==> build 71 <==
// riscv_forwarding_pipeline
module riscv_forwarding_pipeline #(parameter INITIAL_PC = 32'h00400000)
(clk, rst, instruction, dReadData, PC, iMemRead, dAddress, dWriteData, MemRead, MemWrite);
clock: 3.59 ns
lec_check: 0
abc_area: 1
cap_margin: 15
core_margin: 2
core_utilization: 66
cts_cluster_diameter: 203
hold_slack_margin: 0.3
max_routing_layer: met4
place_density_lb_addon: 0.06
slew_margin: 20
tns_end_percent: 60
run.sh (not shown) runs the stock make flow with config.mk's settings and CLKGATE_MAP_FILE=.
==> build 17: changes against build 71 <==
- ABC_AREA: 1 -> not set
- CAP_MARGIN: 15 -> 20
- CORE_UTILIZATION: 66 -> 57
- CTS_CLUSTER_DIAMETER: 203 -> not set
- HOLD_SLACK_MARGIN: 0.3 -> not set
- MAX_ROUTING_LAYER: met4 -> not set
- PLACE_DENSITY_LB_ADDON: 0.06 -> not set
- TNS_END_PERCENT: 60 -> not set
==> flow/constraint.sdc (replaced) <==
create_clock -name core_clock -period 3.45 [get_ports {clk}]
set_input_delay 0.6900 -clock core_clock [delete_from_list [all_inputs] [get_ports {clk}]]
set_output_delay 0.6900 -clock core_clock [all_outputs]
set_load 0.01 [all_outputs]
==> build 6: changes against build 71 <==
- ABC_AREA: 1 -> not set
- CAP_MARGIN: 15 -> 20
- CORE_UTILIZATION: 66 -> 40
- CTS_CLUSTER_DIAMETER: 203 -> not set
- HOLD_SLACK_MARGIN: 0.3 -> not set
- MAX_ROUTING_LAYER: met4 -> not set
- PLACE_DENSITY_LB_ADDON: 0.06 -> not set
- SETUP_SLACK_MARGIN: not set -> -0.53
- TNS_END_PERCENT: 60 -> not set
==> flow/constraint.sdc (replaced) <==
create_clock -name core_clock -period 6.2 [get_ports {clk}]
set_input_delay 1.2400 -clock core_clock [delete_from_list [all_inputs] [get_ports {clk}]]
set_output_delay 1.2400 -clock core_clock [all_outputs]
set_load 0.01 [all_outputs]
==> comparison table <==
Run status: build 71 complete, but fails checks; build 17 complete, but fails checks; build 6 no timing/DRC/antenna violations
Reasons for failing layout checks: build 71 setup timing; build 17 setup timing; build 6 -
Final-layout clock-cell area share: build 71 0.0543; build 17 0.0585; build 6 0.0623
Post-cts hold-fix buffer tally: build 71 2; build 17 0; build 6 0
Relative slew slack: build 71 0.217; build 17 0.261; build 6 0.188
Leakage power: build 71 0.0341 µW; build 17 0.0310 µW; build 6 0.0278 µW
Final core area utilization: build 71 0.799; build 17 0.706; build 6 0.465
Routed length per placed instance: build 71 27.9 µm; build 17 30.4 µm; build 6 29.5 µm
Chip width: build 71 333 µm; build 17 348 µm; build 6 415 µm
Period Utilization, post-route: build 71 1.12; build 17 1.43; build 6 0.940
CP max FO: build 71 8; build 17 14; build 6 24
Startpoint of the most critical register-to-register path: build 71 ex_rs2[2]; build 17 ex_rs2[4]; build 6 wb_regWriteAddr[0]
First-pass DRT Iterations: build 71 11; build 17 6; build 6 6
Sum of routed wire length over all layers: build 71 288 mm; build 17 233 mm; build 6 231 mm
Largest net degree at the start of global routing: build 71 187; build 17 97; build 6 103
Number of distinct library cell variants in the gate-level netlist after synthesis: build 71 66; build 17 91; build 6 91
Gp weighted congestion: build 71 1.02; build 17 0.972; build 6 0.946
Launch point of the critical path: build 71 ex_rs2[2]; build 17 ex_rs2[4]; build 6 wb_regWriteAddr[0]
Number of inserted diodes: build 71 17; build 17 1; build 6 5
Post-route met1 wirelength: build 71 92.4 mm; build 17 89.8 mm; build 6 91.4 mm
Max incr delay on CP: build 71 0.34 ns; build 17 0.44 ns; build 6 0.60 ns
Total half-perimeter wirelength after legalization and detailed placement: build 71 171 mm; build 17 147 mm; build 6 143 mm


==> job 6285: inputs <==
==> flow/design.v <==
localparam[3:0] ALUOP_AND = 4'b0000;
localparam[3:0] ALUOP_OR = 4'b0001;
localparam[3:0] ALUOP_ADD = 4'b0010;
localparam[3:0] ALUOP_SUB = 4'b0011;
localparam[3:0] ALUOP_LT = 4'b0111;
localparam[3:0] ALUOP_XOR = 4'b1101;
`timescale 1 ns / 1 ps 
module alu(op1, op2, alu_op, result);
    input [31:0] op1, op2;
    input [3:0] alu_op;
    output [31:0] result;
localparam[3:0] ALUOP_AND = 4'b0000;
localparam[3:0] ALUOP_OR = 4'b0001;
localparam[3:0] ALUOP_ADD = 4'b0010;
localparam[3:0] ALUOP_SUB = 4'b0011;
localparam[3:0] ALUOP_LT = 4'b0111;
localparam[3:0] ALUOP_XOR = 4'b1101;
    logic [31:0] math;
    always_comb begin
        math = op1 + op2;
        case (alu_op)
            ALUOP_AND: 
                math = op1 & op2;
            ALUOP_OR: 
                math = op1 | op2;
            ALUOP_SUB: 
                math = op1 - op2;
            ALUOP_LT: 
                math = $signed(op1) < $signed(op2);
            ALUOP_XOR: 
                math = op1 ^ op2;
            default: 
                math = op1 + op2;
        endcase
    end
    assign result = math;
endmodule
`timescale 1 ns / 1 ps 
module regfile(clk, regAddrA, regAddrB, regAddrWrite, regWriteData, regWrite, regReadDataA, regReadDataB);
    input clk, regWrite;
    input [4:0] regAddrA, regAddrB, regAddrWrite;
    input [31:0] regWriteData;
    output logic [31:0] regReadDataA, regReadDataB;
    localparam regZero = 5'b00000;
    logic [31:0] register[31:0];
    always_ff@(posedge clk) begin
        regReadDataA <= (regAddrA == regZero) ? 32'h0 : register[regAddrA];
        regReadDataB <= (regAddrB == regZero) ? 32'h0 : register[regAddrB];
        if(regWrite && !(regAddrWrite == regZero)) begin
            register[regAddrWrite] <= regWriteData;
            if (regAddrA == regAddrWrite)
                regReadDataA <= regWriteData;
            if (regAddrB == regAddrWrite)
                regReadDataB <= regWriteData;
        end
    end
endmodule
`timescale 1 ns / 1 ps 
module riscv_forwarding_pipeline #(parameter INITIAL_PC = 32'h00400000)
(clk, rst, instruction, dReadData, PC, iMemRead, dAddress, dWriteData, MemRead, MemWrite);
    input wire logic clk, rst;
    input wire logic [31:0] instruction, dReadData;
    output logic iMemRead, MemRead, MemWrite;
    output logic [31:0] PC, dAddress, dWriteData;
localparam[3:0] ALUOP_AND = 4'b0000;
localparam[3:0] ALUOP_OR = 4'b0001;
localparam[3:0] ALUOP_ADD = 4'b0010;
localparam[3:0] ALUOP_SUB = 4'b0011;
localparam[3:0] ALUOP_LT = 4'b0111;
localparam[3:0] ALUOP_XOR = 4'b1101;
    localparam [31:0] PC_INIT = 32'h00400000;
    localparam [19:0] IMM_ONES = 20'hfffff;
    localparam [19:0] IMM_ZEROS = 20'h00000;
    localparam ZERO_HI = 1'b1;
    localparam ZERO_LOW = 1'b0;
    localparam LOAD_PC_HIGH = 1'b1;
    localparam [6:0] BRANCH_OPCODE = 7'b1100011;
    localparam [6:0] R_TYPE_OPCODE = 7'b0110011;
    localparam [6:0] LOAD_OPCODE = 7'b0000011;
    localparam [6:0] IMM_OPCODE = 7'b0010011;
    localparam [6:0] STORE_OPCODE = 7'b0100011;
    localparam[3:0] FUNC3_AND = 3'b111;
    localparam[3:0] FUNC3_OR = 3'b110;
    localparam[3:0] FUNC3_ADD = 3'b000;
    localparam[3:0] FUNC3_LT = 3'b010;
    localparam[3:0] FUNC3_XOR = 3'b100;
    localparam[6:0] FUNC7_SUB = 7'b0100000;
    localparam[6:0] FUNC7_ADD = 7'b0000000;
    localparam[31:0] NOP_INSTRUCTION = 32'h00000013;
    localparam [4:0] REG_ZERO = 5'b00000;
    logic [31:0] if_PC;
    logic [31:0] id_PC;
    logic [6:0] id_opCode, id_func7;
    logic [2:0] id_func3;
    logic [31:0] id_s_imm_data, id_i_imm_data, id_imm_data, id_branch_offset;
    logic [3:0] id_ALUCtrl;
    logic id_s_type, id_branch, id_ALUSrc, id_MemWrite, id_MemRead, id_RegWrite, id_MemtoReg;
    logic [4:0] id_regWriteAddr, id_rs1, id_rs2;
    logic [31:0] ex_PC, ex_imm_data, ex_op2, ex_op1, ex_op2_forwarding, ex_result;
    logic [3:0] ex_ALUCtrl;
    logic [31:0] ex_regReadDataA, ex_regReadDataB, ex_branch_target, ex_branch_offset;
    logic ex_Zero, ex_branch, ex_ALUSrc, ex_MemWrite, ex_MemRead, ex_RegWrite, ex_MemtoReg;
    logic [4:0] ex_regWriteAddr, ex_rs1, ex_rs2;
    logic [31:0] mem_PC, mem_result;
    logic mem_PCSrc, mem_MemWrite, mem_MemRead;
    logic [31:0] mem_branch_target, mem_regReadDataB, mem_dWriteData, mem_dAddress, mem_op2_forwarding;
    logic mem_Zero, mem_branch, mem_RegWrite, mem_MemtoReg;    
    logic [4:0] mem_regWriteAddr;
    logic [31:0] wb_PC;
    logic wb_MemtoReg, wb_RegWrite, wb_Zero, wb_branch;
    logic [31:0] wb_regWriteData, wb_result;
    logic [4:0] wb_regWriteAddr;
    logic load_use_hazard, branch_mem_taken, branch_wb_taken;
    always_ff@(posedge clk) begin
        if (rst)
            if_PC <= INITIAL_PC;
        else if (load_use_hazard)
            if_PC <= if_PC;
        else if (mem_PCSrc)
            if_PC <= mem_branch_target; 
        else
            if_PC <= if_PC + 4;  
    end
    always_ff@(posedge clk) begin
        if(rst)
            id_PC <= PC_INIT;
        else if (load_use_hazard)
            id_PC <= id_PC;
        else
            id_PC <= if_PC;
    end 
    assign iMemRead = !load_use_hazard;
    assign id_opCode = instruction[6:0];
    assign id_func3 = instruction[14:12];
    assign id_func7 = instruction[31:25];    
    assign id_rs1 = instruction[19:15];
    assign id_rs2 = instruction[24:20];
    assign id_MemRead = (id_opCode == LOAD_OPCODE);
    assign id_MemWrite = (id_opCode == STORE_OPCODE);
    assign id_branch = (id_opCode == BRANCH_OPCODE);
    assign id_MemtoReg = (id_opCode == LOAD_OPCODE);
    assign id_RegWrite = ((id_opCode == R_TYPE_OPCODE) || (id_opCode == LOAD_OPCODE) || (id_opCode == IMM_OPCODE));
    assign id_ALUSrc = ((id_opCode == R_TYPE_OPCODE) || (id_opCode == BRANCH_OPCODE))?1'b0:1'b1;
    always_comb begin
        case (id_func3)
                FUNC3_AND: begin
                    id_ALUCtrl = ALUOP_AND;
            end FUNC3_OR: begin
                    id_ALUCtrl = ALUOP_OR;
            end FUNC3_ADD: begin 
                    if ((id_func7 == FUNC7_SUB) && (id_opCode == R_TYPE_OPCODE))
                        id_ALUCtrl = ALUOP_SUB;
                    else 
                        id_ALUCtrl = ALUOP_ADD;
            end FUNC3_LT: begin
                    id_ALUCtrl = ALUOP_LT;
            end FUNC3_XOR: begin
                    id_ALUCtrl = ALUOP_XOR;
            end default: begin
                    id_ALUCtrl = ALUOP_ADD;
            end
        endcase
        if (id_opCode == BRANCH_OPCODE)
          id_ALUCtrl = ALUOP_SUB;
        if ((id_opCode == LOAD_OPCODE) || (id_opCode == STORE_OPCODE))
          id_ALUCtrl = ALUOP_ADD;    
        id_regWriteAddr = instruction[11:7];   
    end
    assign id_i_imm_data[11:0] = instruction[31:20];
    assign id_i_imm_data[31:12] = id_i_imm_data[11]?IMM_ONES:IMM_ZEROS;
    assign id_s_imm_data[4:0] = instruction[11:7];
    assign id_s_imm_data[11:5] = instruction[31:25];
    assign id_s_imm_data[31:12] = id_s_imm_data[11]?IMM_ONES:IMM_ZEROS;
    assign id_s_type = (instruction[7:0] == STORE_OPCODE)?1'b1:1'b0;
    assign id_imm_data = id_s_type?id_s_imm_data:id_i_imm_data;
    assign id_branch_offset[0] = ZERO_LOW;
    assign id_branch_offset[4:1] = instruction[11:8];
    assign id_branch_offset[10:5] = instruction[30:25];
    assign id_branch_offset[11] = instruction[7]; 
    assign id_branch_offset[12] = instruction[31];
    assign id_branch_offset[31:13] = id_branch_offset[12]?19'b1111111111111111111:19'b0000000000000000000;
    regfile my_regfile(.clk(clk), .regAddrA(instruction[19:15]), .regAddrB(instruction[24:20]), .regAddrWrite(wb_regWriteAddr),
                        .regWriteData(wb_regWriteData), .regWrite(wb_RegWrite), .regReadDataA(ex_regReadDataA), .regReadDataB(ex_regReadDataB));
    always_ff@(posedge clk) begin
        if (rst || load_use_hazard || branch_mem_taken || branch_wb_taken) begin 
            ex_PC <= PC_INIT; 
            ex_ALUSrc <= 1'b0;
            ex_RegWrite <= 0;
            ex_MemtoReg <= 0;
            ex_ALUCtrl <= ALUOP_ADD;
            ex_MemRead <= 0;
            ex_MemWrite <= 0;
            ex_branch <= 0;
            ex_branch_offset <= 0;
            ex_regWriteAddr <= 0;
            ex_imm_data <= 0;
            ex_rs1 <= 0;
            ex_rs2 <= 0;
        end
        else begin
            ex_PC <= id_PC;
            ex_ALUCtrl <= id_ALUCtrl;
            ex_imm_data <= id_imm_data;
            ex_ALUSrc <= id_ALUSrc;
            ex_MemWrite <= id_MemWrite;
            ex_MemRead <= id_MemRead;
            ex_RegWrite <= id_RegWrite;
            ex_MemtoReg <= id_MemtoReg;
            ex_regWriteAddr <= id_regWriteAddr;
            ex_branch_offset <= id_branch_offset;
            ex_branch <= id_branch;
            ex_rs1 <= id_rs1;
            ex_rs2 <= id_rs2;
        end
    end
    always_comb begin
        ex_op1 = ex_regReadDataA;
        ex_op2_forwarding = ex_regReadDataB;
        ex_op2 = ex_op2_forwarding;
        if(!(ex_rs1 == REG_ZERO)) begin
            if ((mem_regWriteAddr == ex_rs1) && mem_RegWrite)
                ex_op1 = mem_result;
            else if ((wb_regWriteAddr == ex_rs1) && wb_RegWrite)
                ex_op1 = wb_regWriteData;   
        end
        if(!(ex_rs2 == REG_ZERO)) begin
            if ((mem_regWriteAddr == ex_rs2) && mem_RegWrite)
                ex_op2_forwarding = mem_result;
            else if ((wb_regWriteAddr == ex_rs2) && wb_RegWrite)
                ex_op2_forwarding = wb_regWriteData;  
        end
        if(ex_ALUSrc)
            ex_op2 = ex_imm_data;
        else 
            ex_op2 = ex_op2_forwarding;
    end
    alu my_alu(.op1(ex_op1), .op2(ex_op2), .alu_op(ex_ALUCtrl), .result(ex_result));
    assign ex_Zero = ex_result?1'b0:1'b1;
    assign ex_branch_target = ex_PC + $signed(ex_branch_offset);
    always_ff@(posedge clk) begin
        if (rst || branch_mem_taken || branch_wb_taken) begin
            mem_PC <= PC_INIT;
            mem_result <= 0;
            mem_Zero <= 0;
            mem_branch <= 0;
            mem_branch_target <= 0;
            mem_MemWrite <= 0;
            mem_MemRead <= 0;
            mem_MemtoReg <= 0;
            mem_RegWrite <= 0;
            mem_regWriteAddr <= 0;
            mem_regReadDataB <= 0;
        end
        else begin 
            mem_PC <= ex_PC;
            mem_result <= ex_result;
            mem_Zero <= ex_Zero;
            mem_branch <= ex_branch;
            mem_branch_target <= ex_branch_target;
            mem_MemWrite <= ex_MemWrite;
            mem_MemRead <= ex_MemRead;
            mem_MemtoReg <= ex_MemtoReg;
            mem_RegWrite <= ex_RegWrite;
            mem_regWriteAddr <= ex_regWriteAddr;
            mem_regReadDataB <= ex_regReadDataB;
            mem_op2_forwarding <= ex_op2_forwarding;
        end
    end
    assign mem_PCSrc = (mem_Zero && mem_branch);
    assign branch_mem_taken = (mem_Zero && mem_branch);
    assign mem_dWriteData = mem_op2_forwarding;
    assign mem_dAddress = mem_result;
    assign MemRead = mem_MemRead;
    assign MemWrite = mem_MemWrite;
    always_ff@(posedge clk) begin
        if(rst || branch_wb_taken) begin
            wb_PC <= PC_INIT;
            wb_result <= 0;
            wb_MemtoReg <= 0;
            wb_RegWrite <= 0;
            wb_regWriteAddr <= 0;
            wb_Zero <= 0;
            wb_branch <= 0;
        end
        else begin
            wb_PC <= mem_PC;
            wb_result <= mem_result;
            wb_MemtoReg <= mem_MemtoReg;
            wb_RegWrite <= mem_RegWrite;
            wb_regWriteAddr <= mem_regWriteAddr;
            wb_Zero <= mem_Zero;
            wb_branch <= mem_branch;
        end
    end
    assign wb_regWriteData = wb_MemtoReg?dReadData:wb_result;
    assign branch_wb_taken = (wb_Zero && wb_branch);
    assign PC = if_PC;  
    assign dWriteData = mem_dWriteData;  
    assign dAddress = mem_dAddress;
    assign load_use_hazard = (ex_MemRead && ((ex_regWriteAddr == id_rs1) || (ex_regWriteAddr == id_rs2)) && !(mem_Zero && mem_branch));
endmodule
==> flow/run.sh <==
#!/bin/bash
# the make line also repeats each setting of config.mk as NAME=value (left out here)
make -C /OpenROAD-flow-scripts/flow DESIGN_CONFIG=/design/flow/config.mk WORK_HOME=/design/flow/orfs CLKGATE_MAP_FILE= finish
==> flow/config.mk <==
export PLATFORM = sky130hd
export DESIGN_NAME = riscv_forwarding_pipeline
export DESIGN_NICKNAME = riscv_forwarding_pipeline
export VERILOG_FILES = /design/flow/design.v
export SDC_FILE = /design/flow/constraint.sdc
export NUM_CORES = 4
export LEC_CHECK = 0
export CAP_MARGIN = 25
export CELL_PAD_IN_SITES_GLOBAL_PLACEMENT = 1
export CORE_MARGIN = 3
export CORE_UTILIZATION = 40
export PLACE_DENSITY = 0.88
export SLEW_MARGIN = 20
==> flow/constraint.sdc <==
create_clock -name core_clock -period 6.84 [get_ports {clk}]
set_input_delay 1.3680 -clock core_clock [delete_from_list [all_inputs] [get_ports {clk}]]
set_output_delay 1.3680 -clock core_clock [all_outputs]
set_load 0.01 [all_outputs]
==> job 3429: changes against job 6285 <==
==> flow/config.mk (replaced) <==
export PLATFORM = sky130hd
export DESIGN_NAME = riscv_forwarding_pipeline
export DESIGN_NICKNAME = riscv_forwarding_pipeline
export VERILOG_FILES = /design/flow/design.v
export SDC_FILE = /design/flow/constraint.sdc
export NUM_CORES = 4
export LEC_CHECK = 0
export CAP_MARGIN = 20
export CORE_ASPECT_RATIO = 0.97
export CORE_MARGIN = 2
export CORE_UTILIZATION = 44
export CTS_CLUSTER_DIAMETER = 270
export MAX_ROUTING_LAYER = met4
export MIN_ROUTING_LAYER = met1
export SLEW_MARGIN = 0
==> flow/constraint.sdc (replaced) <==
create_clock -name core_clock -period 3.85 [get_ports {clk}]
set_input_delay 0.7700 -clock core_clock [delete_from_list [all_inputs] [get_ports {clk}]]
set_output_delay 0.7700 -clock core_clock [all_outputs]
set_load 0.01 [all_outputs]
==> qor summary <==
|  | job 6285 | job 3429 |
|---|---|---|
| Number of vias per cell after detailed routing | 6.33 | 6.21 |
| Worst hold path startpoint | mem_branch_target[2] | rst |
| Pre-placement core utilization | 0.403 | 0.443 |
| Comb pwr | 3.00 mW | 7.63 mW |
| Num CTS Buffers | 137 | 148 |
| Taps Inserted | 2,204 | 2,002 |
| Detailed placement HPWL | 136 mm | 148 mm |
| Placer congestion estimate | 0.943 | 0.922 |
| Resized cells post-CTS | 0 | 207 |
| Data buffer area share | 0.0394 | 0.103 |
| Worst-case headroom to the max-slew limit | 0.215 | 0.185 |
| Routed wl met2 | 103 mm | 111 mm |
| Wire length of the first global-routing pass | 322 mm | 340 mm |
| Overall power after layout | 19.9 mW | 38.7 mW |
| Core Area | 167,000 µm² | 152,000 µm² |
| Met3 track demand over resource | 0.0636 | 0.0629 |
| Summed negative setup slack over all endpoints | 0 ps | -16,690 ps |
| Outcome | no timing/DRC/antenna violations | finished with violations |
| Reasons for failing layout checks | - | setup timing |
| Number of stages on the worst setup path | 21 | 23 |
| Final Instance Area | 76,700 µm² | 83,900 µm² |
| Count of multi-input gates | 3,397 | 3,398 |
| Tally of non-filler cells in the final layout | 7,700 | 8,141 |
Power and IR drop assume default switching activity.
